==> flow/design.v <==
module SP(
	clk,
	rst_n,
	in_valid,
	in_data,
	in_mode,
	out_valid,
	out_data
);
input clk, rst_n, in_valid;
input [2:0] in_mode;
input [8:0] in_data;
output reg out_valid;
output reg [8:0] out_data;
integer i;
genvar idx;
parameter STATE_IDLE = 3'd0 ;
parameter STATE_MInv = 3'd1 ;
parameter STATE_MMul = 3'd2 ;
parameter STATE_Sort = 3'd3 ;
parameter STATE_Sum  = 3'd4 ;
parameter STATE_OUTPT= 3'd5 ;
reg [2:0] current_state, next_state;
reg [2:0] data_cnt;
reg [2:0] mode;
reg [8:0] a[0:5], b[0:5], c[0:5], d[0:5], e[0:5];
wire [8:0] next_c, next_e;
reg has_sent_b;
wire out_valid_b;
wire [8:0] next_b;
reg has_sent_mod;
reg [1:0] mm_stage;
wire [17:0] mul_in_s0[0:2], mul_in_s1[0:2];
reg [17:0] mul_in[0:2];
wire mul_out_valid[0:2];
wire [8:0] mul_out[0:2];
reg is_mod_finish[0:2];
wire is_all_mod_finish;
reg  [8:0] mul_out_s0[0:2], mul_out_s1[0:2];
reg flag_sort1, flag_sort2;
wire [8:0] next_d0, next_d1, next_d2, next_d3, next_d4, next_d5;
always @(posedge clk or negedge rst_n) begin
	if (!rst_n) 	current_state <= STATE_IDLE ;
	else 			current_state <= next_state ;
end
always @(*) begin
	next_state = current_state ;
	case(current_state)
		STATE_IDLE: begin
			if (data_cnt==6) begin
				if (mode[0]==1) 		next_state = STATE_MInv ;
				else if (mode[1]==1)	next_state = STATE_MMul ;
				else if (mode[2]==1)	next_state = STATE_Sort ;
				else 					next_state = STATE_Sum ;
			end
		end
		STATE_MInv: begin
			if (data_cnt==6) begin
				if (mode[1]==1)			next_state = STATE_MMul ;
				else if (mode[2]==1)	next_state = STATE_Sort ;
				else 					next_state = STATE_Sum ;
			end
		end
		STATE_MMul: begin
			if (mm_stage==3 && is_all_mod_finish==1) begin
				if (mode[2]==1)			next_state = STATE_Sort ;
				else 					next_state = STATE_Sum ;
			end
		end
		STATE_Sort:	if (flag_sort2==1)	next_state = STATE_Sum ;
		STATE_Sum: 	if (mm_stage==1 && is_all_mod_finish==1) 	next_state = STATE_OUTPT ;
		STATE_OUTPT:	if (data_cnt==6)	next_state = STATE_IDLE ;
	endcase
end
always @(posedge clk or negedge rst_n) begin
	if (!rst_n) 	has_sent_b <= 0 ;
	else begin
		if (next_state==STATE_MInv) begin
			if (has_sent_b==0)			has_sent_b <= 1 ;
			else if (out_valid_b==1)	has_sent_b <= 0 ;
		end
		else 	has_sent_b <= 0 ;
	end
end
ModularInversion U_MI( .clk(clk), .rst_n(rst_n), .in_valid( (!has_sent_b)&&(next_state==STATE_MInv) ), .in_a(a[0]), .out_valid(out_valid_b), .out_b(next_b) );
always @(posedge clk or negedge rst_n) begin
	if (!rst_n) 	has_sent_mod <= 0 ;
	else begin
		if (next_state==STATE_MMul || next_state==STATE_Sum) begin
			if (has_sent_mod==0)			has_sent_mod <= 1 ;
			else if (is_all_mod_finish==1)	has_sent_mod <= 0 ;
		end
		else 	has_sent_mod <= 0 ;
	end
end
always @(posedge clk or negedge rst_n) begin
	if (!rst_n) 	mm_stage <= 0 ;
	else begin
		if (next_state==STATE_MMul || next_state==STATE_Sum) begin
			if (is_all_mod_finish==1) 			mm_stage <= mm_stage + 1 ;
		end
		else 	mm_stage <= 0 ;
	end
end
assign mul_in_s0[0] = b[1] * b[2] ;     
assign mul_in_s0[1] = b[3] * b[4] ;     
assign mul_in_s0[2] = b[5] * b[0] ;     
assign mul_in_s1[0] = mul_out_s0[0] * mul_out_s0[1] ;     
assign mul_in_s1[1] = mul_out_s0[1] * mul_out_s0[2] ;     
assign mul_in_s1[2] = mul_out_s0[2] * mul_out_s0[0] ;     
always @(*) begin
	if (next_state==STATE_MMul) begin
		case(mm_stage)
			2'd0: begin
				mul_in[0] = mul_in_s0[0] ;
				mul_in[1] = mul_in_s0[1] ;
				mul_in[2] = mul_in_s0[2] ;
			end
			2'd1: begin
				mul_in[0] = mul_in_s1[0] ;
				mul_in[1] = mul_in_s1[1] ;
				mul_in[2] = mul_in_s1[2] ;
			end
			2'd2: begin
				mul_in[0] = mul_out_s1[0] * b[5] ;		 
				mul_in[1] = mul_out_s1[1] * b[1] ;		 
				mul_in[2] = mul_out_s1[2] * b[3] ;		 
			end
			2'd3: begin
				mul_in[0] = mul_out_s1[0] * b[0] ;		 
				mul_in[1] = mul_out_s1[1] * b[2] ;		 
				mul_in[2] = mul_out_s1[2] * b[4] ;		 
			end
		endcase
	end
	else begin
		case(mm_stage)
			2'd0: begin
				mul_in[0] = a[0] + b[0] + c[0] + d[0] ;
				mul_in[1] = a[2] + b[2] + c[2] + d[2] ;
				mul_in[2] = a[4] + b[4] + c[4] + d[4] ;
			end
			default: begin
				mul_in[0] = a[5] + b[5] + c[5] + d[5] ;
				mul_in[1] = a[1] + b[1] + c[1] + d[1] ;
				mul_in[2] = a[3] + b[3] + c[3] + d[3] ;
			end
		endcase
	end
end
generate
for( idx=0 ; idx<3 ; idx=idx+1) begin : mod_func
	Modular509 U_mod( .clk(clk), .rst_n(rst_n), .in_valid( (!has_sent_mod)&&(next_state==STATE_MMul || next_state==STATE_Sum) ), .in(mul_in[idx]), .out_valid(mul_out_valid[idx]), .out(mul_out[idx]) );
	always @(posedge clk or negedge rst_n) begin
		if (!rst_n) 	is_mod_finish[idx] <= 0 ;
		else begin
			if (mul_out_valid[idx]==1) 		is_mod_finish[idx] <= 1 ;
			else if (is_all_mod_finish==1)	is_mod_finish[idx] <= 0 ;
		end
	end
end
endgenerate
assign is_all_mod_finish = is_mod_finish[0] && is_mod_finish[1] && is_mod_finish[2] ;
generate
for( idx=0 ; idx<3 ; idx=idx+1) begin
	always @(posedge clk or negedge rst_n) begin
		if (!rst_n) 	mul_out_s0[idx] <= 0 ;
		else if (mul_out_valid[idx]==1 && mm_stage==0)	mul_out_s0[idx] <= mul_out[idx] ;     
	end
	always @(posedge clk or negedge rst_n) begin
		if (!rst_n) 	mul_out_s1[idx] <= 0 ;
		else if (mul_out_valid[idx]==1 && mm_stage==1)	mul_out_s1[idx] <= mul_out[idx] ;     
	end
end	
endgenerate
Sort U_Sort( .clk(clk), .rst_n(rst_n), .in0(c[0]), .in1(c[1]), .in2(c[2]), .in3(c[3]), .in4(c[4]), .in5(c[5]), 
			 .out0(next_d0), .out1(next_d1), .out2(next_d2), .out3(next_d3), .out4(next_d4), .out5(next_d5) );
always @(posedge clk or negedge rst_n) begin
	if (!rst_n)		flag_sort1 <= 0 ;
	else begin
		if (current_state==STATE_Sort)	flag_sort1 <= 1 ;
		else 		flag_sort1 <= 0 ;
	end
end
always @(posedge clk or negedge rst_n) begin
	if (!rst_n)		flag_sort2 <= 0 ;
	else 			flag_sort2 <= flag_sort1 ;
end
always @(posedge clk or negedge rst_n) begin
	if (!rst_n) begin
		for( i=0 ; i<6 ; i=i+1 )
			a[i] <= 0 ;
	end
	else begin
		if (in_valid==1) begin
			a[5] <= in_data ;
			for( i=0 ; i<5 ; i=i+1 )
				a[i] <= a[i+1] ;
		end
		else if (out_valid_b==1) begin
			a[5] <= a[0] ;
			for( i=0 ; i<5 ; i=i+1 )
				a[i] <= a[i+1] ;
		end
	end
end
always @(posedge clk or negedge rst_n) begin
	if (!rst_n) begin
		for( i=0 ; i<6 ; i=i+1 )
			b[i] <= 0 ;
	end
	else begin
		if (in_valid==1) begin
			b[5] <= in_data ;
			for( i=0 ; i<5 ; i=i+1 )
				b[i] <= b[i+1] ;
		end
		else if (out_valid_b==1) begin
			b[5] <= next_b ;
			for( i=0 ; i<5 ; i=i+1 )
				b[i] <= b[i+1] ;
		end
	end
end
always @(posedge clk or negedge rst_n) begin
	if (!rst_n) 	c[0] <= 0 ;
	else begin
		if (in_valid==1 || out_valid_b==1) 				c[0] <= c[1] ;
		else if (mm_stage==2 && is_mod_finish[0]==1) 	c[0] <= mul_out[0] ;
	end
end
always @(posedge clk or negedge rst_n) begin
	if (!rst_n) 	c[2] <= 0 ;
	else begin
		if (in_valid==1 || out_valid_b==1) 				c[2] <= c[3] ;
		else if (mm_stage==2 && is_mod_finish[1]==1) 	c[2] <= mul_out[1] ;
	end
end
always @(posedge clk or negedge rst_n) begin
	if (!rst_n) 	c[4] <= 0 ;
	else begin
		if (in_valid==1 || out_valid_b==1) 				c[4] <= c[5] ;
		else if (mm_stage==2 && is_mod_finish[2]==1) 	c[4] <= mul_out[2] ;
	end
end
always @(posedge clk or negedge rst_n) begin
	if (!rst_n) 	c[1] <= 0 ;
	else begin
		if (in_valid==1 || out_valid_b==1) 				c[1] <= c[2] ;
		else if (mm_stage==3 && is_mod_finish[0]==1) 	c[1] <= mul_out[1] ;
	end
end
always @(posedge clk or negedge rst_n) begin
	if (!rst_n) 	c[3] <= 0 ;
	else begin
		if (in_valid==1 || out_valid_b==1) 				c[3] <= c[4] ;
		else if (mm_stage==3 && is_mod_finish[1]==1) 	c[3] <= mul_out[2] ;
	end
end
always @(posedge clk or negedge rst_n) begin
	if (!rst_n) 	c[5] <= 0 ;
	else begin
		if (in_valid==1) 			c[5] <= in_data ;
		else if (out_valid_b==1)	c[5] <= next_b ;
		else if (mm_stage==3 && is_mod_finish[2]==1) 	c[5] <= mul_out[0] ;
	end
end
always @(posedge clk or negedge rst_n) begin
	if (!rst_n) 	d[0] <= 0 ;
	else begin
		if (in_valid==1 || out_valid_b==1) 				d[0] <= d[1] ;
		else if (mm_stage==2 && is_mod_finish[0]==1) 	d[0] <= mul_out[0] ;
		else if (current_state==STATE_Sort)				d[0] <= next_d0 ;
	end
end
always @(posedge clk or negedge rst_n) begin
	if (!rst_n) 	d[2] <= 0 ;
	else begin
		if (in_valid==1 || out_valid_b==1) 				d[2] <= d[3] ;
		else if (mm_stage==2 && is_mod_finish[1]==1) 	d[2] <= mul_out[1] ;
		else if (current_state==STATE_Sort)				d[2] <= next_d2 ;
	end
end
always @(posedge clk or negedge rst_n) begin
	if (!rst_n) 	d[4] <= 0 ;
	else begin
		if (in_valid==1 || out_valid_b==1) 				d[4] <= d[5] ;
		else if (mm_stage==2 && is_mod_finish[2]==1) 	d[4] <= mul_out[2] ;
		else if (current_state==STATE_Sort)				d[4] <= next_d4 ;
	end
end
always @(posedge clk or negedge rst_n) begin
	if (!rst_n) 	d[1] <= 0 ;
	else begin
		if (in_valid==1 || out_valid_b==1) 				d[1] <= d[2] ;
		else if (mm_stage==3 && is_mod_finish[0]==1) 	d[1] <= mul_out[1] ;
		else if (current_state==STATE_Sort)				d[1] <= next_d1 ;
	end
end
always @(posedge clk or negedge rst_n) begin
	if (!rst_n) 	d[3] <= 0 ;
	else begin
		if (in_valid==1 || out_valid_b==1) 				d[3] <= d[4] ;
		else if (mm_stage==3 && is_mod_finish[1]==1) 	d[3] <= mul_out[2] ;
		else if (current_state==STATE_Sort)				d[3] <= next_d3 ;
	end
end
always @(posedge clk or negedge rst_n) begin
	if (!rst_n) 	d[5] <= 0 ;
	else begin
		if (in_valid==1) 			d[5] <= in_data ;
		else if (out_valid_b==1)	d[5] <= next_b ;
		else if (mm_stage==3 && is_mod_finish[2]==1) 	d[5] <= mul_out[0] ;
		else if (current_state==STATE_Sort)				d[5] <= next_d5 ;
	end
end
always @(posedge clk or negedge rst_n) begin
	if (!rst_n) 	e[0] <= 0 ;
	else begin
		if (in_valid==1 || out_valid_b==1) 				e[0] <= e[1] ;
		else if (mm_stage==2 && is_mod_finish[0]==1) 	e[0] <= mul_out[0] ;
		else if (current_state==STATE_Sort)				e[0] <= next_d0 ;
		else if (current_state==STATE_Sum && mm_stage==0 && is_mod_finish[0]==1) 	e[0] <= mul_out[0] ;
	end
end
always @(posedge clk or negedge rst_n) begin
	if (!rst_n) 	e[2] <= 0 ;
	else begin
		if (in_valid==1 || out_valid_b==1) 				e[2] <= e[3] ;
		else if (mm_stage==2 && is_mod_finish[1]==1) 	e[2] <= mul_out[1] ;
		else if (current_state==STATE_Sort)				e[2] <= next_d2 ;
		else if (current_state==STATE_Sum && mm_stage==0 && is_mod_finish[1]==1) 	e[2] <= mul_out[1] ;
	end
end
always @(posedge clk or negedge rst_n) begin
	if (!rst_n) 	e[4] <= 0 ;
	else begin
		if (in_valid==1 || out_valid_b==1) 				e[4] <= e[5] ;
		else if (mm_stage==2 && is_mod_finish[2]==1) 	e[4] <= mul_out[2] ;
		else if (current_state==STATE_Sort)				e[4] <= next_d4 ;
		else if (current_state==STATE_Sum && mm_stage==0 && is_mod_finish[2]==1) 	e[4] <= mul_out[2] ;
	end
end
always @(posedge clk or negedge rst_n) begin
	if (!rst_n) 	e[1] <= 0 ;
	else begin
		if (in_valid==1 || out_valid_b==1) 				e[1] <= e[2] ;
		else if (mm_stage==3 && is_mod_finish[0]==1) 	e[1] <= mul_out[1] ;
		else if (current_state==STATE_Sort)				e[1] <= next_d1 ;
		else if (current_state==STATE_Sum && mm_stage==1 && is_mod_finish[0]==1) 	e[1] <= mul_out[1] ;
	end
end
always @(posedge clk or negedge rst_n) begin
	if (!rst_n) 	e[3] <= 0 ;
	else begin
		if (in_valid==1 || out_valid_b==1) 				e[3] <= e[4] ;
		else if (mm_stage==3 && is_mod_finish[1]==1) 	e[3] <= mul_out[2] ;
		else if (current_state==STATE_Sort)				e[3] <= next_d3 ;
		else if (current_state==STATE_Sum && mm_stage==1 && is_mod_finish[1]==1) 	e[3] <= mul_out[2] ;
	end
end
always @(posedge clk or negedge rst_n) begin
	if (!rst_n) 	e[5] <= 0 ;
	else begin
		if (in_valid==1) 			e[5] <= in_data ;
		else if (out_valid_b==1)	e[5] <= next_b ;
		else if (mm_stage==3 && is_mod_finish[2]==1) 	e[5] <= mul_out[0] ;
		else if (current_state==STATE_Sort)				e[5] <= next_d5 ;
		else if (current_state==STATE_Sum && mm_stage==1 && is_mod_finish[2]==1) 	e[5] <= mul_out[0] ;
	end
end
always @(posedge clk or negedge rst_n) begin
	if (!rst_n)		data_cnt <= 0 ;
	else begin
		if (data_cnt==6) 	data_cnt <= 0 ;
		else if (in_valid==1)	data_cnt <= data_cnt + 1 ;
		else if (out_valid_b==1)	data_cnt <= data_cnt + 1 ;
		else if (next_state==STATE_OUTPT)	data_cnt <= data_cnt + 1 ;
	end
end
always @(posedge clk or negedge rst_n) begin
	if (!rst_n) 	mode <= 0 ;
	else begin
		if (in_valid==1 && data_cnt==0)	
			mode <= in_mode ;
	end
end
always @(posedge clk or negedge rst_n) begin
	if (!rst_n) 	out_valid <= 0 ;
	else begin
		if (next_state==STATE_OUTPT) 	out_valid <= 1 ;
		else 		out_valid <= 0 ;
	end
end
always @(posedge clk or negedge rst_n) begin
	if (!rst_n) 	out_data <= 0 ;
	else begin
		if (next_state==STATE_OUTPT)	out_data <= e[data_cnt];
		else 		out_data <= 0 ;
	end
end
endmodule
module Modular509(clk, rst_n, in_valid, in, out_valid, out);
input clk, rst_n;
input in_valid;
input [17:0] in;
output reg out_valid;
output [8:0] out;
parameter S_IDLE  = 3'd0 ;
parameter S_INPUT = 3'd1 ;
parameter S_CALCU = 3'd2 ;
parameter S_OUTPT = 3'd3 ;
reg [1:0] current_state, next_state;
reg [11:0] in_r;
wire [2:0] overflow;
wire [8:0] nonoverflow;
always @(posedge clk or negedge rst_n) begin
	if (!rst_n) 	current_state <= S_IDLE ;
	else 			current_state <= next_state ;
end
always @(*) begin
	next_state = current_state ;
	case(current_state)
		S_IDLE: 	if (in_valid==1) 	next_state = S_INPUT ;
		S_INPUT: 	next_state = S_CALCU ;
		S_CALCU: 	if (in_r<509)		next_state = S_OUTPT ;
		S_OUTPT: 	next_state = S_IDLE ;
	endcase
end
always @(posedge clk or negedge rst_n) begin
	if (!rst_n) 	in_r <= 0 ;
	else begin
		if (next_state==S_INPUT)		in_r <= in[8:0] + in[17:9]*3 ;
		else if (next_state==S_CALCU)	in_r <= (in_r>=509) ? in_r - 509 : in_r ;
	end
end
always @(posedge clk or negedge rst_n) begin
	if (!rst_n) 	out_valid <= 0 ;
	else begin
		if (next_state==S_OUTPT) 	out_valid <= 1 ;
		else 						out_valid <= 0 ;
	end
end
assign out = in_r ;
endmodule
module ModularInversion(
	clk, 
	rst_n, 
	in_valid, 
	in_a, 
	out_valid, 
	out_b
);
input clk, rst_n;
input in_valid;
input [8:0] in_a;
output reg out_valid;
output reg [8:0] out_b;
parameter S_IDLE  = 2'd0 ;
parameter S_CALCU = 2'd1 ;
parameter S_MODUL = 2'd2 ;
parameter S_OUTPT = 2'd3 ;
reg [2:0] current_state, next_state;
reg [17:0] A, B;
reg [3:0] cnt;
wire out_valid_A, out_valid_B;
wire [8:0] next_A, next_B;
reg is_modA_finish, is_modB_finish;
wire is_mod_finish;
reg flag_sent;
always @(posedge clk or negedge rst_n) begin
	if (!rst_n) 	current_state <= S_IDLE ;
	else 			current_state <= next_state ;
end
always @(*) begin
	next_state = current_state ;
	case(current_state)
		S_IDLE: 	if (in_valid==1) 	next_state = S_CALCU ;
		S_CALCU: 	next_state = S_MODUL ;
		S_MODUL: 	if (is_mod_finish==1)	next_state = (cnt==10) ? S_OUTPT : S_CALCU ;
		S_OUTPT: 	next_state = S_IDLE ;
	endcase
end
Modular509 U_modA( .clk(clk), .rst_n(rst_n), .in_valid( (!flag_sent)&&(next_state==S_MODUL) ), .in(A), .out_valid(out_valid_A), .out(next_A) );
Modular509 U_modB( .clk(clk), .rst_n(rst_n), .in_valid( (!flag_sent)&&(next_state==S_MODUL) ), .in(B), .out_valid(out_valid_B), .out(next_B) );
always @(posedge clk or negedge rst_n) begin
	if (!rst_n) 	is_modA_finish <= 0 ;
	else begin
		if (out_valid_A==1)				is_modA_finish <= 1 ;
		else if (next_state==S_CALCU)	is_modA_finish <= 0 ;
	end
end
always @(posedge clk or negedge rst_n) begin
	if (!rst_n) 	is_modB_finish <= 0 ;
	else begin
		if (out_valid_B==1)				is_modB_finish <= 1 ;
		else if (next_state==S_CALCU)	is_modB_finish <= 0 ;
	end
end
assign is_mod_finish = is_modA_finish && is_modB_finish ;
always @(posedge clk or negedge rst_n) begin
	if (!rst_n) 	flag_sent <= 0 ;
	else begin
		if (next_state==S_MODUL)		flag_sent <= 1 ;
		else if (next_state==S_CALCU)	flag_sent <= 0 ;
	end
end
always @(posedge clk or negedge rst_n) begin
	if (!rst_n) 	cnt <= 0 ;
	else begin
		if (next_state==S_CALCU)		cnt <= cnt + 1 ;
		else if (next_state==S_OUTPT)	cnt <= 0 ;
	end
end
always @(posedge clk or negedge rst_n) begin
	if (!rst_n) 	A <= 0 ;
	else begin
		if (in_valid==1) 						A <= 1 ;
		else if (next_state==S_CALCU && cnt!=3)	A <= A*B ;
		else if (out_valid_A==1)				A <= next_A ;
	end
end
always @(posedge clk or negedge rst_n) begin
	if (!rst_n) 	B <= 0 ;
	else begin
		if (in_valid==1) 				B <= in_a ;
		else if (next_state==S_CALCU)	B <= B*B ;
		else if (out_valid_B==1)		B <= next_B ;
	end
end
always @(posedge clk or negedge rst_n) begin
	if (!rst_n) 	out_valid <= 0 ;
	else begin
		if (next_state==S_OUTPT)	out_valid <= 1 ;
		else 						out_valid <= 0 ;
	end
end
always @(posedge clk or negedge rst_n) begin
	if (!rst_n) 	out_b <= 0 ;
	else begin
		if (next_state==S_OUTPT)	out_b <= A ;
		else 						out_b <= 0 ;
	end
end
endmodule
module Sort(clk, rst_n, in0, in1, in2, in3, in4, in5, out0, out1, out2, out3, out4, out5);
input clk, rst_n;
input [8:0] in0, in1, in2, in3, in4, in5;
output [8:0] out0, out1, out2, out3, out4, out5;
wire [8:0] a[0:3], b[0:2], c[0:3], d[0:2], f[0:3], g[0:1];
reg [8:0] e[0:5];
assign a[0] = ( in0<in1 ) ? in0 : in1 ;
assign a[1] = ( in0<in1 ) ? in1 : in0 ;
assign a[2] = ( a[1]<in2 )? a[1] : in2 ;
assign a[3] = ( a[1]<in2 )? in2 : a[1] ;
assign b[0] = ( a[0]<a[2] ) ? a[0] : a[2] ;
assign b[1] = ( a[0]<a[2] ) ? a[2] : a[0] ;
assign b[2] = a[3] ;
assign c[0] = ( in3<in4 ) ? in3 : in4 ;
assign c[1] = ( in3<in4 ) ? in4 : in3 ;
assign c[2] = ( c[1]<in5 )? c[1] : in5 ;
assign c[3] = ( c[1]<in5 )? in5 : c[1] ;
assign d[0] = ( c[0]<c[2] ) ? c[0] : c[2] ;
assign d[1] = ( c[0]<c[2] ) ? c[2] : c[0] ;
assign d[2] = c[3] ;
always @(posedge clk or negedge rst_n) begin
	if (!rst_n) begin
		e[0] <= 0 ;
		e[1] <= 0 ;
		e[2] <= 0 ;
		e[3] <= 0 ;
		e[4] <= 0 ;
		e[5] <= 0 ;
	end
	else begin
		e[0] <= ( b[0]<d[0] ) ? b[0] : d[0] ;
		e[1] <= ( b[0]<d[0] ) ? d[0] : b[0] ;
		e[2] <= ( b[1]<d[1] ) ? b[1] : d[1] ;
		e[3] <= ( b[1]<d[1] ) ? d[1] : b[1] ;
		e[4] <= ( b[2]<d[2] ) ? b[2] : d[2] ;
		e[5] <= ( b[2]<d[2] ) ? d[2] : b[2] ;
	end
end
assign out0 = e[0] ;
assign out5 = e[5] ;
assign f[0] = ( e[1]<e[2] ) ? e[1] : e[2] ;
assign f[1] = ( e[1]<e[2] ) ? e[2] : e[1] ;
assign f[2] = ( e[3]<e[4] ) ? e[3] : e[4] ;
assign f[3] = ( e[3]<e[4] ) ? e[4] : e[3] ;
assign out1 = f[0] ;
assign out4 = f[3] ;
assign g[0] = ( f[1]<f[2] ) ? f[1] : f[2] ;
assign g[1] = ( f[1]<f[2] ) ? f[2] : f[1] ;
assign out2 = g[0] ;
assign out3 = g[1] ;
endmodule
==> flow/run.sh <==
#!/bin/bash
# the make line also repeats each setting of config.mk as NAME=value (left out here)
make -C /OpenROAD-flow-scripts/flow DESIGN_CONFIG=/design/flow/config.mk WORK_HOME=/design/flow/orfs CLKGATE_MAP_FILE= finish
==> flow/config.mk <==
export PLATFORM = sky130hd
export DESIGN_NAME = SP
export DESIGN_NICKNAME = SP
export VERILOG_FILES = /design/flow/design.v
export SDC_FILE = /design/flow/constraint.sdc
export NUM_CORES = 4
export LEC_CHECK = 0
export ABC_AREA = 1
export CAP_MARGIN = 30
export CORE_ASPECT_RATIO = 0.5
export CORE_MARGIN = 2
export CORE_UTILIZATION = 72
export CTS_CLUSTER_DIAMETER = 357
export CTS_CLUSTER_SIZE = 96
export HOLD_SLACK_MARGIN = 0.28
export PLACE_DENSITY = 0.37
export SETUP_SLACK_MARGIN = 0.38
export SLEW_MARGIN = 20
export TNS_END_PERCENT = 5
==> flow/constraint.sdc <==
create_clock -name core_clock -period 3.08 [get_ports {clk}]
set_input_delay 0.6160 -clock core_clock [delete_from_list [all_inputs] [get_ports {clk}]]
set_output_delay 0.6160 -clock core_clock [all_outputs]
set_load 0.01 [all_outputs]
==> out/metrics.yaml, run 1 <==
global_routing:
  globalRouteOverflowTotal: 1013
  track_usage_pct: 82.7
floorplanning:
  dieArea_um2: 114000
  fp-row-count: 86
  ios: 25
  die_x_um: 475
  die_h_um: 240
  fp_util_pct: 72.6
  coreArea_um2: 110000
placed_design:
  port_buffers: 24
  dpl_cell_area_um2: 95000
  globalplace.congestion: 1.13
  place.detailed.hpwl_um: 255000
  place_ws_ps: -4060
yosys:
  ys_seq_share_pct: 17.3
  top_cells_by_area: "fa_1, dfrtp_1, ha_1"
  yosys.area_share.adder_pct: 36.2
  simple_gate_area_share_pct: 18.8
  yosysMostFrequentCell: "nand2_1"
  postSynthCellCount: 10900
  top_cells_by_count: "nand2_1, inv_1, fa_1"
  ys_cells: 10900
  syn_avg_cell_area_um2: 7.34
  logic_family: "adder cells"
  ff_type: "dfrtp_1"
  ys_sh_aoi_pct: 11.8
  top_area_share_pct: 23.4
  synth-edff-count: 0
  synth_flops: 551
  ys_types: 71
  largest_area_cell: "fa_1"
  yosysWarnings: 23
  yosys.area_share.xor_xnor_pct: 1.73
  floorplan.nets: 12700
  syn_area_um2: 79900
  async_flop_share_pct: 100
  yosys-stat-area_um2: 79900
  mux_share_pct: 0.0266
clocking:
  cts.htree.levels: 1
  cts-root-buf: "clkbuf_16"
  cts_sinks: 551
  ctsLongestPathBuffers: 3
  cts_buffers: 9
run_status:
  stop_stage: "global routing (5_1_grt)"
  firstError: "[ERROR GRT-0232] Routing congestion too high. Check the congestion heatmap in the GUI."
  outcome: "stopped before the end"
-- repair_timing --
action	CTS
endpoints found under the setup margin	255
hold buffers	1
cloned	7
buffers inserted	169
pin swaps	153
gates resized	495
endpoints found under the hold margin	94
-- per-layer routing --
| layer | GRT usage [%] | GRT overflow |
|---|---|---|
| met3 | 73.5 | 106 |
| met1 | 83.3 | 117 |
| met5 | 62.0 | 5 |
| met4 | 74.0 | 243 |
| met2 | 95.4 | 542 |
-- metrics by stage --
stage | std cells | TNS [ps]
after CTS | 14000 | -360670
after detailed placement | 13800 | -387370
after global placement | 13800 | -353790
after floorplan | 10900 | -311990
==> run 2, diff against run 1 <==
ABC_AREA = unset   (was 1)
CAP_MARGIN = 20   (was 30)
CORE_ASPECT_RATIO = unset   (was 0.5)
CTS_CLUSTER_DIAMETER = 397   (was 357)
CTS_CLUSTER_SIZE = 100   (was 96)
HOLD_SLACK_MARGIN = unset   (was 0.28)
PLACE_DENSITY = unset   (was 0.37)
SETUP_SLACK_MARGIN = 0.84   (was 0.38)
TNS_END_PERCENT = unset   (was 5)
clock period = 4.93 ns   (was 3.08 ns; I/O delays follow)
==> run 2 against run 1 <==
Net effect:
- the run again fails in global routing (5_1_grt)
- area after synthesis fell by 2.1%
- synthesized cell count fell by 16%
- die area fell by 2.2%
==> out/metrics.yaml, run 2 <==
placed_design:
  place_ws_ps: -2650  # was -4060 ps
  globalplace.congestion: 1.06  # was 1.13
  dpl_cell_area_um2: 91700  # was 95000 µm²
  place.detailed.hpwl_um: 228000  # was 255000 µm
  port_buffers: 24  # unchanged
  place_inst: 11600  # was 13800
yosys:
  async_flop_share_pct: 100  # unchanged
  ys_types: 108  # was 71
  yosys.area_share.xor_xnor_pct: 3.11  # was 1.73%
  ys_sh_aoi_pct: 13.1  # was 11.8%
  largest_area_cell: "fa_1"  # unchanged
  floorplan.nets: 10900  # was 12700
  top_cells_by_count: "inv_1, nand2_1, fa_1"  # was nand2_1, inv_1, fa_1
  ys_seq_share_pct: 17.6  # was 17.3%
  mux_share_pct: 3.40  # was 0.0266%
  synth-edff-count: 0  # unchanged
  top_cells_by_area: "fa_1, dfrtp_1, ha_1"  # unchanged
  simple_gate_area_share_pct: 16.3  # was 18.8%
  yosysWarnings: 23  # unchanged
  synth_flops: 551  # unchanged
  yosysMostFrequentCell: "inv_1"  # was nand2_1
  syn_avg_cell_area_um2: 8.59  # was 7.34 µm²
  logic_family: "adder cells"  # unchanged
  ff_type: "dfrtp_1"  # unchanged
  yosys-stat-area_um2: 78200  # was 79900 µm²
  postSynthCellCount: 9102  # was 10900
  yosys.area_share.adder_pct: 37.0  # was 36.2%
  top_area_share_pct: 23.9  # was 23.4%
  syn_area_um2: 78200  # was 79900 µm²
  ys_cells: 9102  # was 10900
floorplanning:
  ios: 25  # unchanged
  fp-row-count: 120  # was 86
  fp_util_pct: 72.9  # was 72.6%
  die_h_um: 334  # was 240 µm
  die_x_um: 334  # was 475 µm
  dieArea_um2: 111000  # was 114000 µm²
  coreArea_um2: 107000  # was 110000 µm²
clocking:
  holdBufCountCts: 0  # was 1
  ctsLongestPathBuffers: 3  # unchanged
  cts_sinks: 551  # unchanged
  cts.htree.levels: 1  # unchanged
  cts-root-buf: "clkbuf_16"  # unchanged
  cts_buffers: 9  # unchanged
global_routing:
  globalRouteOverflowTotal: 1196
  track_usage_pct: 85.9
run_status:
  stop_stage: "global routing (5_1_grt)"  # unchanged
  firstError: "[ERROR GRT-0232] Routing congestion too high. Check the congestion heatmap in the GUI."  # unchanged
  outcome: "stopped before the end"  # unchanged
==> run 2: repair_timing <==
action / CTS
endpoints found under the setup margin: 175
pin swaps: 340
gates cloned: 9
resized: 631
setup buffers: 207
==> run 2: per-layer routing <==
metal / GRT usage (%) / overflow
met2: 98.7 / 641
met1: 84.7 / 90
met3: 74.7 / 93
met5: 50.4 / 6
met4: 87.6 / 366
==> run 2: metrics by stage <==
stage               util [%]  power [mW]  TNS (ps)
floorplan                  -        20.0   -126070
global placement        85.4        30.4   -155720
detailed placement      85.4        31.4   -177570
CTS                     89.8        37.7   -152990
==> run 3, diff against run 2 <==
ABC_AREA = 1   (was unset)
CORE_UTILIZATION = 71   (was 72)
CTS_CLUSTER_DIAMETER = unset   (was 397)
CTS_CLUSTER_SIZE = 74   (was 100)
PLACE_DENSITY_LB_ADDON = 0.0   (was unset)
SETUP_SLACK_MARGIN = unset   (was 0.84)
clock period = 5.52 ns   (was 4.93 ns; I/O delays follow)
==> run 3 against run 2 <==
Net effect:
- synthesized cell count rose by 20%
- area after synthesis rose by 2.1%
- the run again fails in global routing (5_1_grt)
- die area rose by 3.5%
==> out/metrics.yaml, run 3 <==
floorplanning:
  die_x_um: 339  # was 334 µm
  fp_util_pct: 71.3  # was 72.9%
  die_h_um: 339  # was 334 µm
  coreArea_um2: 112000  # was 107000 µm²
  dieArea_um2: 115000  # was 111000 µm²
  ios: 25  # unchanged
  fp-row-count: 123  # was 120
yosys:
  async_flop_share_pct: 100  # unchanged
  top_cells_by_area: "fa_1, dfrtp_1, ha_1"  # unchanged
  synth_flops: 551  # unchanged
  postSynthCellCount: 10900  # was 9102
  syn_area_um2: 79900  # was 78200 µm²
  largest_area_cell: "fa_1"  # unchanged
  mux_share_pct: 0.0266  # was 3.40%
  top_area_share_pct: 23.4  # was 23.9%
  synth-edff-count: 0  # unchanged
  yosys.area_share.xor_xnor_pct: 1.73  # was 3.11%
  ys_cells: 10900  # was 9102
  ys_types: 71  # was 108
  yosys.area_share.adder_pct: 36.2  # was 37.0%
  logic_family: "adder cells"  # unchanged
  simple_gate_area_share_pct: 18.8  # was 16.3%
  ff_type: "dfrtp_1"  # unchanged
  yosys-stat-area_um2: 79900  # was 78200 µm²
  ys_seq_share_pct: 17.3  # was 17.6%
  floorplan.nets: 12700  # was 10900
  ys_sh_aoi_pct: 11.8  # was 13.1%
  top_cells_by_count: "nand2_1, inv_1, fa_1"  # was inv_1, nand2_1, fa_1
  yosysWarnings: 23  # unchanged
  syn_avg_cell_area_um2: 7.34  # was 8.59 µm²
  yosysMostFrequentCell: "nand2_1"  # was inv_1
clocking:
  cts_sinks: 551  # unchanged
  cts.htree.levels: 3  # was 1
  cts-root-buf: "clkbuf_16"  # unchanged
  holdBufCountCts: 0  # unchanged
  cts_buffers: 68  # was 9
  ctsLongestPathBuffers: 3  # unchanged
placed_design:
  dpl_cell_area_um2: 91600  # was 91700 µm²
  place_inst: 13300  # was 11600
  place.detailed.hpwl_um: 239000  # was 228000 µm
  globalplace.congestion: 1.12  # was 1.06
  place_ws_ps: -1780  # was -2650 ps
  port_buffers: 24  # unchanged
global_routing:
  track_usage_pct: 87.9
  globalRouteOverflowTotal: 839
run_status:
  firstError: "[ERROR GRT-0232] Routing congestion too high. Check the congestion heatmap in the GUI."  # unchanged
  stop_stage: "global routing (5_1_grt)"  # unchanged
  outcome: "stopped before the end"  # unchanged
run 3: repair_timing:
item                                    CTS
endpoints found under the hold margin     0
endpoints found under the setup margin   96
setup buffers                           214
resized                                 620
gates cloned                              8
pin swaps                               285
run 3: per-layer routing:
layer	global-route usage, %	GRT overflow
met1	86.1	51
met2	99.0	437
met3	79.6	50
met4	87.9	287
met5	63.1	14
==> run 4, diff against run 3 <==
ABC_AREA = unset   (was 1)
CELL_PAD_IN_SITES_GLOBAL_PLACEMENT = 1   (was unset)
CORE_UTILIZATION = 43   (was 71)
CTS_CLUSTER_DIAMETER = 382   (was unset)
CTS_CLUSTER_SIZE = unset   (was 74)
GPL_ROUTABILITY_DRIVEN = 0   (was unset)
GPL_TIMING_DRIVEN = 1   (was unset)
MIN_ROUTING_LAYER = met1   (was unset)
PLACE_DENSITY_LB_ADDON = 0.11   (was 0.0)
SLEW_MARGIN = 35   (was 20)
clock period = 4.97 ns   (was 5.52 ns; I/O delays follow)
==> run 4 against run 3 <==
Net effect:
- die area grew 61%
- synthesized cell count fell by 16%
- area after synthesis down 2.1%
- now fails the layout checks on negative setup slack
==> out/metrics.yaml, run 4 <==
floorplanning:
  die_h_um: 431  # was 339 µm
  dieArea_um2: 185000  # was 115000 µm²
  fp-row-count: 156  # was 123
  die_x_um: 431  # was 339 µm
  coreArea_um2: 181000  # was 112000 µm²
  ios: 25  # unchanged
  fp_util_pct: 43.3  # was 71.3%
clocking:
  cts_buffers: 75  # was 68
  cts.htree.levels: 3  # unchanged
  clk_pin_slew_ps: 60
  clock_latency_ps: 700
  cts-root-buf: "clkbuf_16"  # unchanged
  cts_sinks: 551  # unchanged
  ctsLongestPathBuffers: 3  # unchanged
  holdBufCountCts: 0  # unchanged
  cts_tree: "yes"
critical_path:
  crit_type: "flop to flop"
  slowest_delay_ps: 420
  cp-end-kind: "flop"
  critical_path_buf_inv_count: 7
  cp_slowest_cell: "dfrtp_1"
  crit_family: "AND-OR/OR-AND gates"
  worst-endpoint-arrival_ps: 7940
  reg2reg_to: "U_Sort.e[1][5]"
  rrSetupSlack_ps: -2340
  critical_path.endpoint: "U_Sort.e[1][5]"
  cp-start-kind: "flop"
  worstReg2RegStart: "c[3][5]"
  required_ps: 5600
  cp.depth: 40
  rr_worst_depth: 40
  critPathMostFrequentCell: "a21o_1"
  path_max_fanout: 8
  cp-startpoint: "c[3][5]"
yosys:
  syn_area_um2: 78200  # was 79900 µm²
  yosys.area_share.xor_xnor_pct: 3.11  # was 1.73%
  yosysMostFrequentCell: "inv_1"  # was nand2_1
  yosys.area_share.adder_pct: 37.0  # was 36.2%
  floorplan.nets: 10900  # was 12700
  logic_family: "adder cells"  # unchanged
  ys_types: 108  # was 71
  top_cells_by_area: "fa_1, dfrtp_1, ha_1"  # unchanged
  yosys-stat-area_um2: 78200  # was 79900 µm²
  ys_seq_share_pct: 17.6  # was 17.3%
  mux_share_pct: 3.40  # was 0.0266%
  ys_sh_aoi_pct: 13.1  # was 11.8%
  largest_area_cell: "fa_1"  # unchanged
  async_flop_share_pct: 100  # unchanged
  synth_flops: 551  # unchanged
  syn_avg_cell_area_um2: 8.59  # was 7.34 µm²
  top_cells_by_count: "inv_1, nand2_1, fa_1"  # was nand2_1, inv_1, fa_1
  ff_type: "dfrtp_1"  # unchanged
  synth-edff-count: 0  # unchanged
  postSynthCellCount: 9102  # was 10900
  ys_cells: 9102  # was 10900
  simple_gate_area_share_pct: 16.3  # was 18.8%
  yosysWarnings: 23  # unchanged
  top_area_share_pct: 23.9  # was 23.4%
power:
  switchingPower_mw: 18.9
  pwr-share-clk_pct: 13.6
  power_leader: "combinational logic"
  p_seq_share_pct: 13.3
  switching_share_pct: 43.1
  peakVddDrop_uv: 1480
  seq-power_mw: 5.84
  p_comb_mw: 31.9
  clock_power_mw: 5.95
  internal-power_mw: 24.9
  cellPowerDensity_nw_per_um2: 428
  p_comb_share_pct: 73.1
  total_leakage_power_nw: 52.4
final_timing:
  fin_ws_ps: -2340
  post-route-period-util_pct: 147
  slew-limit-headroom_pct: 35.8
  rsz0062_at_grt: "true"
  setup-violations-final: 101
  finalCriticalPeriod_ps: 7310
  finalHoldViolCount: 0
  max_clock_freq_ghz: 0.137
  worstMarginPinSlew_ps: 956
  slew_viol_final: 0
  fin_skew_ps: 41.1
drt:
  first_iter_violations: 5402
  drc: 0
  drtAntennaViolNets: 0
  wl_per_cell_um: 22.3
  vias: 70100
  routed_wl_um: 291000
  vias_per_cell: 5.37
  drt_first_pass_iters: 9
placed_design:
  place_inst: 12700  # was 13300
  port_buffers: 24  # unchanged
  place_ws_ps: -2680  # was -1780 ps
  place.detailed.hpwl_um: 235000  # was 239000 µm
  dpl_cell_area_um2: 93600  # was 91600 µm²
global_routing:
  grt_pass1_vias: 72900
  grt_max_degree: 88
  globalRouteOverflowTotal: 0
  grt_pass1_wl_um: 441000
  track_usage_pct: 31.3
  antenna_found_initial: 18
run_status:
  checkFailReasons: "negative setup slack"
  outcome: "complete, but fails checks"  # was stopped before the end
finish:
  finalCoreUtilization_pct: 56.6
  finalNonFillerCells: 13000
  finalInstanceArea_um2: 102000
  n_fill_cell: 16400
  syn_to_final_growth_pct: 30.7
  nNetsFinal: 12400
job:
  warning_count: 49
  drv_cap: 0
min_path:
  hp-class: "primary input to async pin"
run 4: stage by stage:
| step | power (mW) | hold WS [ps] | setup TNS (ps) |
|---|---|---|---|
| floorplan | 19.5 | 331 | -122430 |
| global placement | 31.0 | 336 | -166460 |
| detailed placement | 31.4 | 358 | -176600 |
| CTS | 40.5 | 344 | -144210 |
| global route | 46.3 | 134 | -172600 |
| finish | 43.7 | 153 | -148880 |
run 4: per-layer routing:
layer / vias up / track usage [%] / wire (µm)
met1: 35100 / 41.5 / 124000
met2: 2107 / 50.8 / 134000
met3: 553 / 4.77 / 18700
li1: 32300 / - / -
met4: 10 / 13.8 / 15000
met5: - / 0 / 63
run 4: timing repair:
item,CTS,global route
endpoints found under the setup margin,138,140
resized,454,456
gates cloned,4,1
pin swaps,207,338
buffers inserted,158,100
run 4: area by class of cell:
type | count | area (µm²) | area share, %
Clock inverter | 35 | 509 | 0.498
Tap cell | 2370 | 2970 | 2.90
Inverter | 1480 | 5570 | 5.45
Clock buffer | 105 | 2140 | 2.10
Sequential cell | 551 | 13900 | 13.6
Timing Repair Buffer | 1893 | 15800 | 15.5
Antenna cell | 5 | 12.5 | 0.0122
Multi-Input combinational cell | 6601 | 61300 | 60.0
==> run 5, diff against run 4 <==
ABC_AREA = 0   (was unset)
CELL_PAD_IN_SITES_DETAIL_PLACEMENT = 1   (was unset)
CELL_PAD_IN_SITES_GLOBAL_PLACEMENT = unset   (was 1)
CORE_UTILIZATION = 38   (was 43)
CTS_CLUSTER_DIAMETER = unset   (was 382)
CTS_CLUSTER_SIZE = 79   (was unset)
GPL_TIMING_DRIVEN = unset   (was 1)
MIN_ROUTING_LAYER = met2   (was met1)
PLACE_DENSITY = 0.37   (was unset)
PLACE_DENSITY_LB_ADDON = unset   (was 0.11)
SETUP_SLACK_MARGIN = 4.12   (was unset)
SLEW_MARGIN = 20   (was 35)
clock period = 14.6 ns   (was 4.97 ns; I/O delays follow)
==> run 5 against run 4 <==
Net effect:
- count of clock-buffer cells in the layout grew 3
- cell count is 9.1% lower
- synthesized cell count did not move
- global-route usage increased by 14 points
- routed wire length grew 8.1%
- worst setup slack better by 7200 ps
- combinational power down 78%
- via count is 27% higher
- sequential share of layout area rose by 2.8 points
- critical endpoint is now U_Sort.e[0][6]
- die area is 13% higher
- now clean on timing, DRC and antenna
- area after synthesis is the same
==> out/metrics.yaml, run 5 <==
yosys:
  largest_area_cell: "fa_1"  # unchanged
  yosys-stat-area_um2: 78200  # unchanged
  synth-edff-count: 0  # unchanged
  yosysWarnings: 23  # unchanged
  ff_type: "dfrtp_1"  # unchanged
  ys_sh_aoi_pct: 13.1  # unchanged
  async_flop_share_pct: 100  # unchanged
  mux_share_pct: 3.40  # unchanged
  yosys.area_share.adder_pct: 37.0  # unchanged
  logic_family: "adder cells"  # unchanged
  synth_flops: 551  # unchanged
  yosys.area_share.xor_xnor_pct: 3.11  # unchanged
  top_cells_by_count: "inv_1, nand2_1, fa_1"  # unchanged
  top_area_share_pct: 23.9  # unchanged
  simple_gate_area_share_pct: 16.3  # unchanged
  syn_area_um2: 78200  # unchanged
  ys_types: 108  # unchanged
  top_cells_by_area: "fa_1, dfrtp_1, ha_1"  # unchanged
  ys_cells: 9102  # unchanged
  syn_avg_cell_area_um2: 8.59  # unchanged
  postSynthCellCount: 9102  # unchanged
  ys_seq_share_pct: 17.6  # unchanged
  yosysMostFrequentCell: "inv_1"  # unchanged
  floorplan.nets: 10900  # unchanged
min_path:
  hold_start: "flag_sort1"
  hp-class: "flop to flop"  # was primary input to async pin
  worstHoldPathCells: 0
  min_to: "flag_sort2"
power:
  peakVddDrop_uv: 445  # was 1480 µV
  p_comb_share_pct: 62.1  # was 73.1%
  power_leader: "combinational logic"  # unchanged
  seq-power_mw: 2.23  # was 5.84 mW
  cellPowerDensity_nw_per_um2: 134  # was 428 nW/µm²
  internal-power_mw: 5.47  # was 24.9 mW
  pwr-share-clk_pct: 18.3  # was 13.6%
  p_comb_mw: 7.06  # was 31.9 mW
  switchingPower_mw: 5.89  # was 18.9 mW
  switching_share_pct: 51.9  # was 43.1%
  clock_power_mw: 2.08  # was 5.95 mW
  p_seq_share_pct: 19.6  # was 13.3%
  total_leakage_power_nw: 43.1  # was 52.4 nW
drt:
  vias_per_cell: 7.51  # was 5.37
  drc: 0  # unchanged
  drt_first_pass_iters: 9  # unchanged
  vias: 89000  # was 70100
  wl_per_cell_um: 26.6  # was 22.3 µm
  routed_wl_um: 315000  # was 291000 µm
  drtAntennaViolNets: 0  # unchanged
  first_iter_violations: 13100  # was 5402
final_timing:
  max_clock_freq_ghz: 0.103  # was 0.137 GHz
  slew-limit-headroom_pct: 12.0  # was 35.8%
  fin_ws_ps: 4860  # was -2340 ps
  finalHoldViolCount: 0  # unchanged
  setup-violations-final: 0  # was 101
  setup-tns-final_ps: 0  # was -148880 ps
  worstMarginPinSlew_ps: 1310  # was 956 ps
  finalCriticalPeriod_ps: 9740  # was 7310 ps
  rsz0062_at_grt: "false"  # was true
  slew_viol_final: 0  # unchanged
  fin_skew_ps: 43.1  # was 41.1 ps
  post-route-period-util_pct: 66.7  # was 147%
floorplanning:
  die_x_um: 458  # was 431 µm
  fp-row-count: 166  # was 156
  ios: 25  # unchanged
  coreArea_um2: 205000  # was 181000 µm²
  dieArea_um2: 210000  # was 185000 µm²
  fp_util_pct: 38.2  # was 43.3%
  die_h_um: 458  # was 431 µm
critical_path:
  slowest_delay_ps: 760  # was 420 ps
  critical_path_buf_inv_count: 3  # was 7
  worst-endpoint-arrival_ps: 10370  # was 7940 ps
  cp-startpoint: "c[1][1]"  # was c[3][5]
  cp_slowest_cell: "a21o_1"  # was dfrtp_1
  required_ps: 15230  # was 5600 ps
  path_max_fanout: 36  # was 8
  crit_family: "AND-OR/OR-AND gates"  # unchanged
  rr_worst_depth: 41  # was 40
  rrSetupSlack_ps: 4860  # was -2340 ps
  cp.depth: 41  # was 40
  reg2reg_to: "U_Sort.e[0][6]"  # was U_Sort.e[1][5]
  cp-end-kind: "flop"  # unchanged
  crit_type: "flop to flop"  # unchanged
  critPathMostFrequentCell: "a21o_1"  # unchanged
  cp-start-kind: "flop"  # unchanged
  critical_path.endpoint: "U_Sort.e[0][6]"  # was U_Sort.e[1][5]
  worstReg2RegStart: "c[1][1]"  # was c[3][5]
clocking:
  cts.htree.levels: 3  # unchanged
  clk_pin_slew_ps: 60  # about the same
  ctsResizeCount: 0  # was 454
  cts-root-buf: "clkbuf_16"  # unchanged
  cts_buffers: 75  # unchanged
  holdBufCountCts: 0  # unchanged
  cts_sinks: 551  # unchanged
  cts_tree: "yes"  # unchanged
  postCtsSetupBuffers: 0  # was 158
  clock_latency_ps: 730  # was 700 ps
  ctsLongestPathBuffers: 3  # unchanged
placed_design:
  place_inst: 11500  # was 12700
  place_ws_ps: 5110  # was -2680 ps
  port_buffers: 24  # unchanged
  place.detailed.hpwl_um: 235000  # about the same
finish:
  finalNonFillerCells: 11800  # was 13000
  flop_area_um2: 13800  # was 13900 µm²
  n_fill_cell: 24100  # was 16400
  logic_area_um2: 57100  # was 61300 µm²
  syn_to_final_growth_pct: 8.07  # was 30.7%
  nNetsFinal: 10700  # was 12400
global_routing:
  globalRouteOverflowTotal: 0  # unchanged
  grt_max_degree: 163  # was 88
  grt_pass1_vias: 104000  # was 72900
  track_usage_pct: 45.0  # was 31.3%
  grt_pass1_wl_um: 468000  # was 441000 µm
  antenna_found_initial: 76  # was 18
job:
  drv_cap: 0  # unchanged
  warning_count: 68  # was 49
run_status:
  outcome: "timing/DRC/antenna clean"  # was complete, but fails checks
==> run 5: per-layer routing <==
metal / GRT usage (%) / vias up / routed length [µm]
met4: 9.88 / 188 / 25500
li1: - / 28900 / -
met3: 62.2 / 2267 / 135000
met5: 28.7 / - / 6720
met2: 49.7 / 26200 / 148000
met1: - / 31500 / 0
==> run 5: cell type report <==
cell class / count / share of cell area (%)
clock buffers: 108 / 2.67
clock inverters: 27 / 0.460
multi-input cells: 6599 / 67.6
well taps: 2688 / 3.98
flip-flops and latches: 551 / 16.3
repair buffers: 184 / 1.80
diodes: 212 / 0.627
inverters: 1480 / 6.57
==> run 5: metrics by stage <==
step                      power, mW  cell area [µm²]  util [%]  hold slack, ps
after floorplan                6.35            78200         -             331
after global placement         8.57            81300      39.7             339
after detailed placement       8.68            81300      39.8             341
after CTS                      10.8            84000      41.0             354
after global routing           11.9            84400      41.3             359
final                          11.4            84500      41.3             350
==> run 6, diff against run 5 <==
ABC_AREA = unset   (was 0)
CELL_PAD_IN_SITES_DETAIL_PLACEMENT = unset   (was 1)
CORE_UTILIZATION = 12   (was 38)
CTS_CLUSTER_SIZE = unset   (was 79)
GPL_ROUTABILITY_DRIVEN = unset   (was 0)
MIN_ROUTING_LAYER = unset   (was met2)
PLACE_DENSITY = unset   (was 0.37)
SETUP_SLACK_MARGIN = unset   (was 4.12)
clock period = 14.4 ns   (was 14.6 ns; I/O delays follow)
==> run 6 against run 5 <==
Net effect:
- non-clock buffer count down 25
- register-to-register slack better by 40 ps
- critical path depth down 1
- count of clock-buffer cells in the layout down 15
- global-route usage down 37 points
- critical endpoint is now U_Sort.e[0][7]
- cell area up 7.6%
- first-iteration DRC count down 58%
- sequential power down 3%
- largest power group unchanged
==> out/metrics.yaml, run 6 <==
run_status:
  outcome: "timing/DRC/antenna clean"  # unchanged
clocking:
  cts.htree.levels: 3  # unchanged
  ctsResizeCount: 0  # unchanged
  cts_tree: "yes"  # unchanged
  cts_sinks: 551  # unchanged
  postCtsSetupBuffers: 0  # unchanged
  clk_pin_slew_ps: 70  # was 60 ps
  holdBufCountCts: 0  # unchanged
  cts-root-buf: "clkbuf_16"  # unchanged
  ctsLongestPathBuffers: 3  # unchanged
  clock_latency_ps: 700  # was 730 ps
  cts_buffers: 70  # was 75
placed_design:
  place_inst: 17400  # was 11500
  port_buffers: 24  # unchanged
  dpl_cell_area_um2: 88600  # was 81300 µm²
  place_ws_ps: 4840  # was 5110 ps
  globalplace.congestion: 0.952
  place.detailed.hpwl_um: 197000  # was 235000 µm
drt:
  drtAntennaViolNets: 0  # unchanged
  wl_per_cell_um: 14.5  # was 26.6 µm
  routed_wl_um: 254000  # was 315000 µm
  vias: 63400  # was 89000
  drc: 0  # unchanged
  drt_first_pass_iters: 6  # was 9
  vias_per_cell: 3.61  # was 7.51
  first_iter_violations: 5513  # was 13100
yosys:
  yosys.area_share.adder_pct: 37.0  # unchanged
  largest_area_cell: "fa_1"  # unchanged
  syn_avg_cell_area_um2: 8.59  # unchanged
  postSynthCellCount: 9102  # unchanged
  yosysMostFrequentCell: "inv_1"  # unchanged
  yosys.area_share.xor_xnor_pct: 3.11  # unchanged
  synth-edff-count: 0  # unchanged
  yosys-stat-area_um2: 78200  # unchanged
  ff_type: "dfrtp_1"  # unchanged
  synth_flops: 551  # unchanged
  top_area_share_pct: 23.9  # unchanged
  floorplan.nets: 10900  # unchanged
  async_flop_share_pct: 100  # unchanged
  yosysWarnings: 23  # unchanged
  ys_cells: 9102  # unchanged
  mux_share_pct: 3.40  # unchanged
  top_cells_by_area: "fa_1, dfrtp_1, ha_1"  # unchanged
  logic_family: "adder cells"  # unchanged
  ys_sh_aoi_pct: 13.1  # unchanged
  ys_types: 108  # unchanged
  simple_gate_area_share_pct: 16.3  # unchanged
  ys_seq_share_pct: 17.6  # unchanged
  syn_area_um2: 78200  # unchanged
  top_cells_by_count: "inv_1, nand2_1, fa_1"  # unchanged
finish:
  finalInstanceArea_um2: 91000  # was 84500 µm²
  n_fill_cell: 74100  # was 24100
  finalNonFillerCells: 17600  # was 11800
  nNetsFinal: 10600  # was 10700
  syn_to_final_growth_pct: 16.3  # was 8.07%
  finalCoreUtilization_pct: 14.0  # was 41.3%
min_path:
  hold_start: "flag_sort1"  # unchanged
  worstHoldPathCells: 0  # unchanged
  hp-class: "flop to flop"  # unchanged
  min_to: "flag_sort2"  # unchanged
final_timing:
  finalCriticalPeriod_ps: 9490  # was 9740 ps
  setup-tns-final_ps: 0  # unchanged
  post-route-period-util_pct: 65.9  # was 66.7%
  fin_skew_ps: 40.1  # was 43.1 ps
  setup-violations-final: 0  # unchanged
  fin_ws_ps: 4910  # was 4860 ps
  rsz0062_at_grt: "false"  # unchanged
  worstMarginPinSlew_ps: 1130  # was 1310 ps
  slew-limit-headroom_pct: 24.7  # was 12.0%
  max_clock_freq_ghz: 0.105  # was 0.103 GHz
  finalHoldViolCount: 0  # unchanged
  hold_ws_ps: 360  # was 350 ps
  slew_viol_final: 0  # unchanged
job:
  drv_cap: 0  # unchanged
  warning_count: 52  # was 68
power:
  power_leader: "combinational logic"  # unchanged
  total_leakage_power_nw: 42.9  # was 43.1 nW
  p_seq_share_pct: 20.7  # was 19.6%
  p_comb_mw: 6.46  # was 7.06 mW
  cellPowerDensity_nw_per_um2: 115  # was 134 nW/µm²
  peakVddDrop_uv: 191  # was 445 µV
  switchingPower_mw: 5.13  # was 5.89 mW
  seq-power_mw: 2.16  # was 2.23 mW
  p_comb_share_pct: 61.7  # was 62.1%
  total_power_mw: 10.5  # was 11.4 mW
  switching_share_pct: 49.1  # was 51.9%
  internal-power_mw: 5.33  # was 5.47 mW
  clock_power_mw: 1.85  # was 2.08 mW
  pwr-share-clk_pct: 17.7  # was 18.3%
global_routing:
  grt_max_degree: 154  # was 163
  track_usage_pct: 7.59  # was 45.0%
  grt_pass1_vias: 63900  # was 104000
  antenna_found_initial: 15  # was 76
  globalRouteOverflowTotal: 0  # unchanged
  grt_pass1_wl_um: 393000  # was 468000 µm
critical_path:
  rr_worst_depth: 40  # was 41
  path_max_fanout: 36  # unchanged
  required_ps: 14990  # was 15230 ps
  crit_family: "AND-OR/OR-AND gates"  # unchanged
  critical_path_buf_inv_count: 3  # unchanged
  slowest_delay_ps: 570  # was 760 ps
  cp_slowest_cell: "o21a_2"  # was a21o_1
  cp-end-kind: "flop"  # unchanged
  crit_type: "flop to flop"  # unchanged
  cp-start-kind: "flop"  # unchanged
  worst-endpoint-arrival_ps: 10080  # was 10370 ps
  cp.depth: 40  # was 41
  cp-startpoint: "c[1][5]"  # was c[1][1]
  critical_path.endpoint: "U_Sort.e[0][7]"  # was U_Sort.e[0][6]
  reg2reg_to: "U_Sort.e[0][7]"  # was U_Sort.e[0][6]
  worstReg2RegStart: "c[1][5]"  # was c[1][1]
  rrSetupSlack_ps: 4910  # was 4860 ps
  critPathMostFrequentCell: "a21o_1"  # unchanged
floorplanning:
  die_x_um: 811  # was 458 µm
  fp_util_pct: 12.0  # was 38.2%
  coreArea_um2: 650000  # was 205000 µm²
  die_h_um: 811  # was 458 µm
  fp-row-count: 296  # was 166
  dieArea_um2: 658000  # was 210000 µm²
  ios: 25  # unchanged
run 6: area by class of cell:
| type | instances | area [µm²] | area share [%] |
|---|---|---|---|
| well taps | 8642 | 10800 | 11.9 |
| clock inverters | 33 | 422 | 0.463 |
| inverters | 1480 | 5560 | 6.11 |
| multi-input cells | 6599 | 57100 | 62.8 |
| clock buffers | 93 | 1970 | 2.16 |
| diodes | 3 | 7.51 | 0.00825 |
| flip-flops and latches | 551 | 13800 | 15.2 |
| repair buffers | 159 | 1280 | 1.41 |
run 6: metal layers:
metal  global-route usage (%)  routed length, µm
met2                     12.0             113000
met3                     1.43              21100
met5                        0                 42
met1                     10.3             110000
met4                     2.76              10400
==> run 7, diff against run 6 <==
CORE_UTILIZATION = 72   (was 12)
CTS_CLUSTER_SIZE = 70   (was unset)
PLACE_DENSITY_LB_ADDON = 0.0   (was unset)
SETUP_SLACK_MARGIN = 2.18   (was unset)
clock period = 7.62 ns   (was 14.4 ns; I/O delays follow)
==> run 7 against run 6 <==
Net effect:
- the layout now fails its checks (negative setup slack)
- cell count down 38%
- die area shrank 83%
- combinational power went up to 2.6 times the previous value
- routed wire length rose by 14%
- count of clock-buffer cells in the layout down 2
- synthesized cell count is the same
- clock skew rose by 11 ps
- global-route usage rose by 41 points
- critical path depth is 9 lower
- fmax increased by 22%
- sequential power rose by 86%
- register-to-register slack worse by 5100 ps
- largest cell class unchanged
- largest power group unchanged
==> out/metrics.yaml, run 7 <==
drt:
  vias: 73500  # was 63400
  drc: 0  # unchanged
  drt_first_pass_iters: 17  # was 6
  wl_per_cell_um: 26.5  # was 14.5 µm
  drtAntennaViolNets: 0  # unchanged
  routed_wl_um: 290000  # was 254000 µm
  first_iter_violations: 10000  # was 5513
  vias_per_cell: 6.73  # was 3.61
global_routing:
  track_usage_pct: 48.6  # was 7.59%
  globalRouteOverflowTotal: 0  # unchanged
  grt_max_degree: 191  # was 154
  antenna_found_initial: 30  # was 15
  grt_pass1_vias: 72700  # was 63900
  grt_pass1_wl_um: 413000  # was 393000 µm
critical_path:
  critPathMostFrequentCell: "inv_1"  # was a21o_1
  cp-startpoint: "b[5][5]"  # was c[1][5]
  worstReg2RegStart: "b[5][5]"  # was c[1][5]
  required_ps: 8150  # was 14990 ps
  critical_path_buf_inv_count: 7  # was 3
  cp-start-kind: "flop"  # unchanged
  reg2reg_to: "mod_func[0].U_mod.in_r[10]"  # was U_Sort.e[0][7]
  worst-endpoint-arrival_ps: 8330  # was 10080 ps
  cp-end-kind: "flop"  # unchanged
  rrSetupSlack_ps: -190  # was 4910 ps
  slowest_delay_ps: 630  # was 570 ps
  cp_slowest_cell: "o31ai_1"  # was o21a_2
  cp.depth: 31  # was 40
  rr_worst_depth: 31  # was 40
  critical_path.endpoint: "mod_func[0].U_mod.in_r[10]"  # was U_Sort.e[0][7]
  crit_type: "flop to flop"  # unchanged
  path_max_fanout: 8  # was 36
  crit_family: "adder cells"  # was AND-OR/OR-AND gates
placed_design:
  place_inst: 10400  # was 17400
  place.detailed.hpwl_um: 199000  # was 197000 µm
  globalplace.congestion: 1.06  # was 0.952
  port_buffers: 24  # unchanged
yosys:
  yosysWarnings: 23  # unchanged
  ys_sh_aoi_pct: 13.1  # unchanged
  floorplan.nets: 10900  # unchanged
  async_flop_share_pct: 100  # unchanged
  syn_avg_cell_area_um2: 8.59  # unchanged
  simple_gate_area_share_pct: 16.3  # unchanged
  top_area_share_pct: 23.9  # unchanged
  yosys-stat-area_um2: 78200  # unchanged
  synth-edff-count: 0  # unchanged
  yosys.area_share.adder_pct: 37.0  # unchanged
  largest_area_cell: "fa_1"  # unchanged
  ys_seq_share_pct: 17.6  # unchanged
  yosysMostFrequentCell: "inv_1"  # unchanged
  postSynthCellCount: 9102  # unchanged
  top_cells_by_count: "inv_1, nand2_1, fa_1"  # unchanged
  yosys.area_share.xor_xnor_pct: 3.11  # unchanged
  ff_type: "dfrtp_1"  # unchanged
  ys_types: 108  # unchanged
  logic_family: "adder cells"  # unchanged
  mux_share_pct: 3.40  # unchanged
  syn_area_um2: 78200  # unchanged
  top_cells_by_area: "fa_1, dfrtp_1, ha_1"  # unchanged
  synth_flops: 551  # unchanged
  ys_cells: 9102  # unchanged
final_timing:
  worstMarginPinSlew_ps: 1270  # was 1130 ps
  max_clock_freq_ghz: 0.128  # was 0.105 GHz
  rsz0062_at_grt: "true"  # was false
  finalHoldViolCount: 0  # unchanged
  finalCriticalPeriod_ps: 7810  # was 9490 ps
  fin_ws_ps: -187  # was 4910 ps
  slew-limit-headroom_pct: 15.4  # was 24.7%
  slew_viol_final: 0  # unchanged
  fin_skew_ps: 51.1  # was 40.1 ps
  post-route-period-util_pct: 102  # was 65.9%
  setup-violations-final: 10  # was 0
  hold_ws_ps: 358  # was 360 ps
floorplanning:
  die_x_um: 334  # was 811 µm
  die_h_um: 334  # was 811 µm
  coreArea_um2: 107000  # was 650000 µm²
  dieArea_um2: 111000  # was 658000 µm²
  fp-row-count: 120  # was 296
  fp_util_pct: 72.9  # was 12.0%
  ios: 25  # unchanged
clocking:
  cts-root-buf: "clkbuf_16"  # unchanged
  clock_latency_ps: 670  # was 700 ps
  clk_pin_slew_ps: 70  # about the same
  cts_sinks: 551  # unchanged
  cts_buffers: 68  # was 70
  cts_tree: "yes"  # unchanged
  ctsLongestPathBuffers: 3  # unchanged
  cts.htree.levels: 3  # unchanged
power:
  power_leader: "combinational logic"  # unchanged
  total_power_mw: 24.3  # was 10.5 mW
  p_comb_share_pct: 69.0  # was 61.7%
  seq-power_mw: 4.01  # was 2.16 mW
  clock_power_mw: 3.54  # was 1.85 mW
  internal-power_mw: 12.8  # was 5.33 mW
  peakVddDrop_uv: 724  # was 191 µV
  total_leakage_power_nw: 46.2  # was 42.9 nW
  switching_share_pct: 47.6  # was 49.1%
  p_seq_share_pct: 16.5  # was 20.7%
  pwr-share-clk_pct: 14.6  # was 17.7%
  switchingPower_mw: 11.6  # was 5.13 mW
  p_comb_mw: 16.8  # was 6.46 mW
  cellPowerDensity_nw_per_um2: 269  # was 115 nW/µm²
min_path:
  hold_start: "flag_sort1"  # unchanged
  min_to: "flag_sort2"  # unchanged
  hp-class: "flop to flop"  # unchanged
  worstHoldPathCells: 0  # unchanged
finish:
  finalCoreUtilization_pct: 84.2  # was 14.0%
  syn_to_final_growth_pct: 15.6  # was 16.3%
  finalNonFillerCells: 10900  # was 17600
  nNetsFinal: 11200  # was 10600
run_status:
  outcome: "complete, but fails checks"  # was timing/DRC/antenna clean
  checkFailReasons: "negative setup slack"
job:
  warning_count: 65  # was 52
  drv_cap: 0  # unchanged
## run 7: what timing repair did
action,4_1_cts,5_1_grt
gates cloned,8,1
hold buffers,0,0
pin swaps,161,201
gates resized,414,306
setup endpoints to repair,160,165
setup buffers,222,137
hold endpoints to repair,0,0
## run 7: routing by layer
metal	vias up	wire, µm	GRT usage, %
met3	2248	41100	14.5
met2	6334	123000	74.3
met5	-	229	0
met1	34900	94300	58.8
met4	36	31000	35.3
li1	30000	-	-
## run 7: final cells by class
cell class                      count  area (µm²)
Multi-Input combinational cell   6601       60000
Clock inverter                     33         460
Clock buffer                       91        1910
Inverter                         1480        5560
Fill cell                        5905       16900
Sequential cell                   551       14000
Antenna cell                       17        42.5
Tap cell                         1403        1760
Timing Repair Buffer              751        6670
## run 7: stage by stage
step,setup WS (ps),TNS [ps],cell area (µm²)
global placement,50.3,0,82100
detailed placement,-107,-325,82100
floorplan,536,0,79700
global route,-411,-5620,90400
finish,-187,-822,90400
CTS,363,0,88000
Power figures rest on the tool's default switching activity, not on a simulated workload.
